Setup of v20:
Design Calculator2_0, start of the top module:
module Calculator2_0(clk, rst, col, btn, btnres, fil, Sseg, anodos);
	input clk;
	input rst;
	input [3:0] col;
	input btn;
	input btnres;
	output [3:0] fil;
	output [6:0] Sseg;
	output [7:0] anodos;
	wire clk1kHz;
	wire clk20Hz;
	wire [3:0]tecla;
	wire [20:0] Ssegnum1;
	wire [20:0] Ssegnum2;
	wire [6:0] signo1;
	wire [6:0] operador;
	wire [9:0] num1;
	wire [9:0] num2;
	wire sig1;
	wire [1:0] oper;
	wire [19:0] resultado;
	wire [1:0] signo_resultado;
	wire [23:0] dres;
	wire [6:0] CSseg;
	divfreq div(clk, rst, clk1kHz);
	divfreq20 div20(clk, rst, clk20Hz);
	Barrido_filas barfil(clk, rst, clk20Hz, fil);
	Comparador_col comp(clk, rst, fil, col, tecla);
	Conversor print(tecla, CSseg);
	Barrido_displays bardisp(clk, rst, btn, btnres, CSseg, clk1kHz, dres, signo_resultado, Sseg, anodos, Ssegnum1, Ssegnum2, operador, signo1);
	Ssegtobin convsegtobin(clk, rst, Ssegnum1, Ssegnum2, signo1, operador, num1, num2, sig1, oper);
	Operacion op(num1, num2, sig1, oper, resultado, signo_resultado);
	Digitos_result digres(resultado, dres);
endmodule
clock: 103.0 ns
lec_check: 0
abc_area: 1
cap_margin: 20
core_aspect_ratio: 0.51
core_margin: 4
core_utilization: 46
cts_cluster_diameter: 357
gpl_routability_driven: 0
gpl_timing_driven: 1
max_routing_layer: met5
min_routing_layer: met1
place_density_lb_addon: 0.04
slew_margin: 20
run.sh (not shown) runs the stock make flow with config.mk's settings and CLKGATE_MAP_FILE=.
The following lists how v39 was set up differently from v20:
- clearing ABC_AREA, which used to be 1
- swapping met5 for met4 in MAX_ROUTING_LAYER
- putting PLACE_DENSITY at 0.64 where nothing was set
- clearing PLACE_DENSITY_LB_ADDON, which used to be 0.04
- clearing MIN_ROUTING_LAYER, which used to be met1
- clearing GPL_ROUTABILITY_DRIVEN, which used to be 0
- clearing GPL_TIMING_DRIVEN, which used to be 1
- swapping 4 for 2 in CORE_MARGIN
- clearing CTS_CLUSTER_DIAMETER, which used to be 357
- swapping 46 for 70 in CORE_UTILIZATION
- clearing CORE_ASPECT_RATIO, which used to be 0.51
- swapping 103.0 for 95.1 in the clock period (ns, I/O delays scaled along)
### Flow results
- Fraction of area in clock buffers and inverters, v39 and v20: lower on v20
- The final-layout setup total negative slack of v39 falls short of that of v20 by 9.03 ns.
- v20 has lower design area than v39.
- | area after synthesis | v39 vs v20 | 8.5% lower |
- Lower tapcell count among v39 and v20: v39
- The run showing the greater synthesized-area fraction occupied by ao, oa, aoi and oai cells is v39.
- [v39] flow finished | final checks: failed | reasons: setup timing
- v20 did not stop at any stage, and its layout met the timing, DRC and antenna checks.
- Compared with v20, v39 shows post-CTS setup buffer count higher by 41.
- | total routed wirelength | v39 vs v20 | worse |
- v39 vs v20: final cell count without fillers down by more than 10%
What v41 does differently from v39 at the input level:
- MAX_ROUTING_LAYER removed (was met4)
- PLACE_DENSITY removed (was 0.64)
- CORE_UTILIZATION changed from 70 to 40
- the clock period (ns, I/O delays scaled along) changed from 95.1 to 105.0
Results
v41 reached the end of the flow, and the finished layout is clean on the timing, DRC and antenna checks.
Sort v39 and v41 by global-route usage over all layers desc -> top: v39
| number of setup violations in the final report | v41 vs v39 | 18 lower |
v41 vs v39: sum of routed wire length over all layers down by more than 10%
v41 supports a lower top clock frequency than v39.
Cmp v39 and v41 / maximum cell stage delay along the critical path / higher: v39
v41 against v39: post-place instance area moved down; met2 wirelength from detailed routing moved down.
v41 vs v39 — shortest period the worst path allows rose 2.94 ns.


Starting RTL as in the previous note.
## Calculator2_0
module Calculator2_0(clk, rst, col, btn, btnres, fil, Sseg, anodos);
Settings: LEC_CHECK=0, ABC_AREA=0, CAP_MARGIN=20, CORE_MARGIN=2, CORE_UTILIZATION=64, CTS_CLUSTER_SIZE=96, PLACE_DENSITY=0.43, SLEW_MARGIN=20; clock period 53.7 ns.
The first run stopped in global routing (5_1_grt).
Edit:
ABC_AREA = not set   (was 0)
CORE_UTILIZATION = 40   (was 64)
CTS_CLUSTER_SIZE = not set   (was 96)
PLACE_DENSITY = not set   (was 0.43)
clock period = 110.0 ns   (was 53.7 ns; I/O delays follow)
Result: Now the flow ran to the end with no violations. Area after synthesis is unchanged. Synthesized cell count is unchanged. Die area went up by about 60%.


run a:
Starting RTL as in the previous note.
## Calculator2_0
module Calculator2_0(clk, rst, col, btn, btnres, fil, Sseg, anodos);
make LEC_CHECK=0 CAP_MARGIN=5 CORE_ASPECT_RATIO=0.53 CORE_MARGIN=2 CORE_UTILIZATION=67 MAX_ROUTING_LAYER=met4 SLEW_MARGIN=20 finish   # period 89.1 ns
The log for run a ends in global routing with error GRT-0228, so the run never completed.
[inputs] run b vs run a
--- a/flow/config.mk
+++ b/flow/config.mk
@@ -6,8 +6,7 @@
 export NUM_CORES = 4
 export LEC_CHECK = 0
-export CAP_MARGIN = 5
-export CORE_ASPECT_RATIO = 0.53
+export CAP_MARGIN = 20
 export CORE_MARGIN = 2
-export CORE_UTILIZATION = 67
+export CORE_UTILIZATION = 59
 export MAX_ROUTING_LAYER = met4
 export SLEW_MARGIN = 20
==> results <==
Status for run b and run a: no clean run
Run a: it failed during global routing, and the tool reported GRT-0228.
Compared with run a, run b shows a number of CTS-inserted buffers that is about 40% higher.
Total die size, run b and run a: higher on run b
Compared run b vs run a, and depth of the CTS H-tree is up in run b.


## willow
Starting RTL as in the previous note.
clock: 110.0 ns
lec_check: 0
cap_margin: 20
core_aspect_ratio: 1.76
core_margin: 2
core_utilization: 40
cts_cluster_diameter: 381
cts_cluster_size: 30
place_density_lb_addon: 0.18
slew_margin: 20
Setup changes, willow to violet
Settings: a change of CAP_MARGIN from 20 to 40; a deleted CTS_CLUSTER_SIZE that had been 30; a deleted CTS_CLUSTER_DIAMETER that had been 381; an added MAX_ROUTING_LAYER of met4; a change of CORE_UTILIZATION from 40 to 67; a change of CORE_ASPECT_RATIO from 1.76 to 0.53; a deleted PLACE_DENSITY_LB_ADDON that had been 0.18; a change of the clock period (ns, I/O delays scaled along) from 110.0 to 89.1.
FAIL violet @ 5_1_grt: tool exited with error
Taking willow as 1.0, violet lands at 0.59 on standard cell core area.
Re hold-fix buffer count after cts: no difference whatsoever between violet and willow.
Compared violet vs willow, and minimum setup slack after placement is down in violet.
| placed cell count | higher: violet |
Taking willow as the reference, in violet flop and latch count out of synthesis was more or less identical, number of enable-type register cells in the synthesized netlist about even, floorplan row count went down, placed wire-length estimate after detailed placement up 6.4%.
Compared violet vs willow, and die height is down in violet.
Count of cells resized by post-cts repair sits higher in violet than in willow.


job 9398:
Calculator2_0 again, from the RTL that the note above started with.
clock: 65.7 ns
lec_check: 0
abc_area: 1
cap_margin: 10
core_aspect_ratio: 0.51
core_margin: 4
core_utilization: 40
cts_cluster_diameter: 205
gpl_routability_driven: 0
max_routing_layer: met4
min_routing_layer: met2
place_density_lb_addon: 0.04
slew_margin: 20
Status(job 9398) = ERROR, stage = global routing
[inputs] job 2232 vs job 9398
==> flow/config.mk <==
export PLATFORM = sky130hd
export DESIGN_NAME = Calculator2_0
export DESIGN_NICKNAME = Calculator2_0
export VERILOG_FILES = /design/flow/design.v
export SDC_FILE = /design/flow/constraint.sdc
export NUM_CORES = 4
export LEC_CHECK = 0
export CAP_MARGIN = 20
export CORE_MARGIN = 2
export CORE_UTILIZATION = 16
export SLEW_MARGIN = 20
==> flow/constraint.sdc <==
create_clock -name core_clock -period 105.0 [get_ports {clk}]
set_input_delay 21.0000 -clock core_clock [delete_from_list [all_inputs] [get_ports {clk}]]
set_output_delay 21.0000 -clock core_clock [all_outputs]
set_load 0.01 [all_outputs]
==> results <==
Of job 2232 and job 9398, only job 2232 finishes the flow clean. Job 9398 is listed as incomplete: the tool reported an error in global routing and the run ended there. Between job 9398 and job 2232, share of synthesized cell area in and-or and or-and compound cells increased. Compared job 2232 vs job 9398, and sequential cell area fraction in the yosys report is up in job 2232. Job 2232 gives less post-synthesis cell count from yosys than job 9398 did. Going from job 9398 to job 2232, number of rows in the core area grows by 116. Floorplan check, job 2232 vs job 9398: die outline larger in job 2232. Diff job 9398 -> job 2232: area of the mapped netlist now smaller, post-CTS setup buffer count now sits lower, number of library cell types mapped by synthesis grew by 89, cell count after placement decreased by 1,611 relative to the old numbers. Comparing job 2232 and job 9398, the higher total cell area reported by yosys after synthesis is on job 9398.
Here is what was changed in the inputs of job 2357 compared with job 2232.
--- a/flow/config.mk
+++ b/flow/config.mk
@@ -6,6 +6,11 @@
 export NUM_CORES = 4
 export LEC_CHECK = 0
+export ABC_AREA = 1
 export CAP_MARGIN = 20
 export CORE_MARGIN = 2
-export CORE_UTILIZATION = 16
+export CORE_UTILIZATION = 64
+export CTS_CLUSTER_DIAMETER = 374
+export CTS_CLUSTER_SIZE = 96
+export PLACE_DENSITY = 0.43
 export SLEW_MARGIN = 20
+export TNS_END_PERCENT = 5
==> flow/constraint.sdc <==
create_clock -name core_clock -period 53.7 [get_ports {clk}]
set_input_delay 10.7400 -clock core_clock [delete_from_list [all_inputs] [get_ports {clk}]]
set_output_delay 10.7400 -clock core_clock [all_outputs]
set_load 0.01 [all_outputs]
==> results <==
Job 2357 vs job 2232 — distinct cell type count after synthesis dropped by more than a quarter
Summary of job 2357 over job 2232: height of the chip dropped about 50%; post-synthesis instance total moved up; standard-cell row count went down 105; synthesized area grew by about 9%.
Status: job 2357 FAILED at global routing (tool error)
Changes in job 3506 relative to job 2357:
--- a/flow/config.mk
+++ b/flow/config.mk
@@ -9,8 +9,4 @@
 export CAP_MARGIN = 20
 export CORE_MARGIN = 2
-export CORE_UTILIZATION = 64
-export CTS_CLUSTER_DIAMETER = 374
-export CTS_CLUSTER_SIZE = 96
-export PLACE_DENSITY = 0.43
+export CORE_UTILIZATION = 68
 export SLEW_MARGIN = 20
-export TNS_END_PERCENT = 5
==> flow/constraint.sdc <==
create_clock -name core_clock -period 113.0 [get_ports {clk}]
set_input_delay 22.6000 -clock core_clock [delete_from_list [all_inputs] [get_ports {clk}]]
set_output_delay 22.6000 -clock core_clock [all_outputs]
set_load 0.01 [all_outputs]
## What came out
Status(job 2357) = ERROR, stage = global routing
Job 3506 | status: complete | timing, DRC, antenna: pass
The cell resize tally after clock tree synthesis of job 3506 falls short of that of job 2357 by 471.
Relative to job 2357, the final RePlAce weighted congestion measured on job 3506 has decreased by a few percent.
Going from job 2357 to job 3506, instance count of the mapped netlist closely matched the old numbers; number of buffers created by CTS increased by 24 relative to the old numbers; core region area down about 5.5%.
Diff job 2357..job 3506 | clock net sink count | unchanged
[compare] base=job 2357 new=job 3506: y dimension of the die fell by 2.9%; horizontal extent of the die fell by 9.3 um.
Comparing placed wire-length estimate for job 2357 and job 3506, the bigger number came from job 2357.
Re portion of the post-synthesis area used by sequential elements: no difference whatsoever between job 3506 and job 2357.
Compared to job 2357, job 3506 was floorplanned on a smaller die.


Starting RTL as in the previous note.
==> flow/config.mk <==
export PLATFORM = sky130hd
export DESIGN_NAME = Calculator2_0
export DESIGN_NICKNAME = Calculator2_0
export VERILOG_FILES = /design/flow/design.v
export SDC_FILE = /design/flow/constraint.sdc
export NUM_CORES = 4
export LEC_CHECK = 0
export CAP_MARGIN = 15
export CELL_PAD_IN_SITES_GLOBAL_PLACEMENT = 3
export CORE_ASPECT_RATIO = 0.62
export CORE_MARGIN = 6
export CORE_UTILIZATION = 41
export GPL_ROUTABILITY_DRIVEN = 1
export HOLD_SLACK_MARGIN = -0.07
export MIN_ROUTING_LAYER = met1
export PLACE_DENSITY_LB_ADDON = 0.01
export SETUP_SLACK_MARGIN = 5.0
export SLEW_MARGIN = 5
==> flow/constraint.sdc <==
create_clock -name core_clock -period 115.0 [get_ports {clk}]
set_input_delay 23.0000 -clock core_clock [delete_from_list [all_inputs] [get_ports {clk}]]
set_output_delay 23.0000 -clock core_clock [all_outputs]
set_load 0.01 [all_outputs]
Edit:
ABC_AREA = 1   (was not set)
CAP_MARGIN = 10   (was 15)
CELL_PAD_IN_SITES_GLOBAL_PLACEMENT = not set   (was 3)
CORE_ASPECT_RATIO = 1.46   (was 0.62)
CORE_MARGIN = 2   (was 6)
CORE_UTILIZATION = 61   (was 41)
PLACE_DENSITY_LB_ADDON = not set   (was 0.01)
SETUP_SLACK_MARGIN = not set   (was 5.0)
SLEW_MARGIN = 20   (was 5)
TNS_END_PERCENT = 5   (was not set)
clock period = 64.3 ns   (was 115.0 ns; I/O delays follow)
The new run died in 5_1_grt, error GRT-0116; synthesized cell count climbs by a quarter to a third; area after synthesis climbs by roughly a tenth; die area drops by a quarter to a third.
Edit:
ABC_AREA = not set   (was 1)
CORE_ASPECT_RATIO = 1.37   (was 1.46)
CORE_UTILIZATION = 60   (was 61)
MAX_ROUTING_LAYER = met4   (was not set)
TNS_END_PERCENT = not set   (was 5)
clock period = 83.3 ns   (was 64.3 ns; I/O delays follow)
Outcome: The new run never finished: it broke off in 5_1_grt (GRT-0232). Synthesized area fell by 8.5%. Die area decreases by 6.9%. Synthesized cell count falls by 22%.
Edit:
CAP_MARGIN = 20   (was 10)
CORE_ASPECT_RATIO = not set   (was 1.37)
CORE_UTILIZATION = 58   (was 60)
GPL_ROUTABILITY_DRIVEN = not set   (was 1)
HOLD_SLACK_MARGIN = not set   (was -0.07)
MAX_ROUTING_LAYER = not set   (was met4)
MIN_ROUTING_LAYER = not set   (was met1)
clock period = 58.3 ns   (was 83.3 ns; I/O delays follow)
Outcome: The changed run produced a layout that fails on capacitance limit, slew limit, setup timing. Synthesized area stays the same. Synthesized cell count is unchanged. Die area rose by 3.4%.
Edit:
ABC_AREA = 1   (was not set)
CORE_UTILIZATION = 64   (was 58)
PLACE_DENSITY = 0.43   (was not set)
clock period = 67.0 ns   (was 58.3 ns; I/O delays follow)
After rerunning: With this change the flow never finished: it broke off in 5_1_grt with GRT-0116; die area shrinks by 0.94%; synthesized area grows by 9.3%; synthesized cell count grows by 27%.
Edit:
CORE_UTILIZATION = 72   (was 64)
CTS_CLUSTER_DIAMETER = 365   (was not set)
CTS_CLUSTER_SIZE = 99   (was not set)
TNS_END_PERCENT = 40   (was not set)
clock period = 60.0 ns   (was 67.0 ns; I/O delays follow)
The new run died in 4_1_cts with DPL-0038.
Die size falls by roughly a tenth.
Area after synthesis does not change.
Synthesized cell count does not change.


Starting RTL as in the previous note.
Settings: LEC_CHECK=0, CAP_MARGIN=10, CORE_ASPECT_RATIO=0.62, CORE_MARGIN=2, CORE_UTILIZATION=41, GPL_ROUTABILITY_DRIVEN=1, HOLD_SLACK_MARGIN=-0.07, MIN_ROUTING_LAYER=met1, PLACE_DENSITY_LB_ADDON=0.01, SLEW_MARGIN=20; clock period 115.0 ns.
The first run finished with timing, DRC and antenna clean.
Edit:
- CORE_ASPECT_RATIO: 0.62 -> 1.37
- CORE_UTILIZATION: 41 -> 60
- clock period: 115.0 -> 102.0 ns (I/O delays scaled with it)
Via count rose by 3.9%.
Die size fell by 31%.
Worst setup slack got worse by 2800 ps.
Edit:
- ABC_AREA: default -> 1
- CORE_ASPECT_RATIO: 1.37 -> 0.62
- CORE_UTILIZATION: 60 -> 72
- CTS_CLUSTER_SIZE: default -> 72
- SETUP_SLACK_MARGIN: default -> -2.0
- TNS_END_PERCENT: default -> 80
- clock period: 102.0 -> 58.2 ns (I/O delays scaled with it)
Outcome:
- This time the run aborted during clock tree synthesis
- synthesized area is higher by 9.3%
- die area shrinks by 8.8%
- synthesized cell count went up by 27%
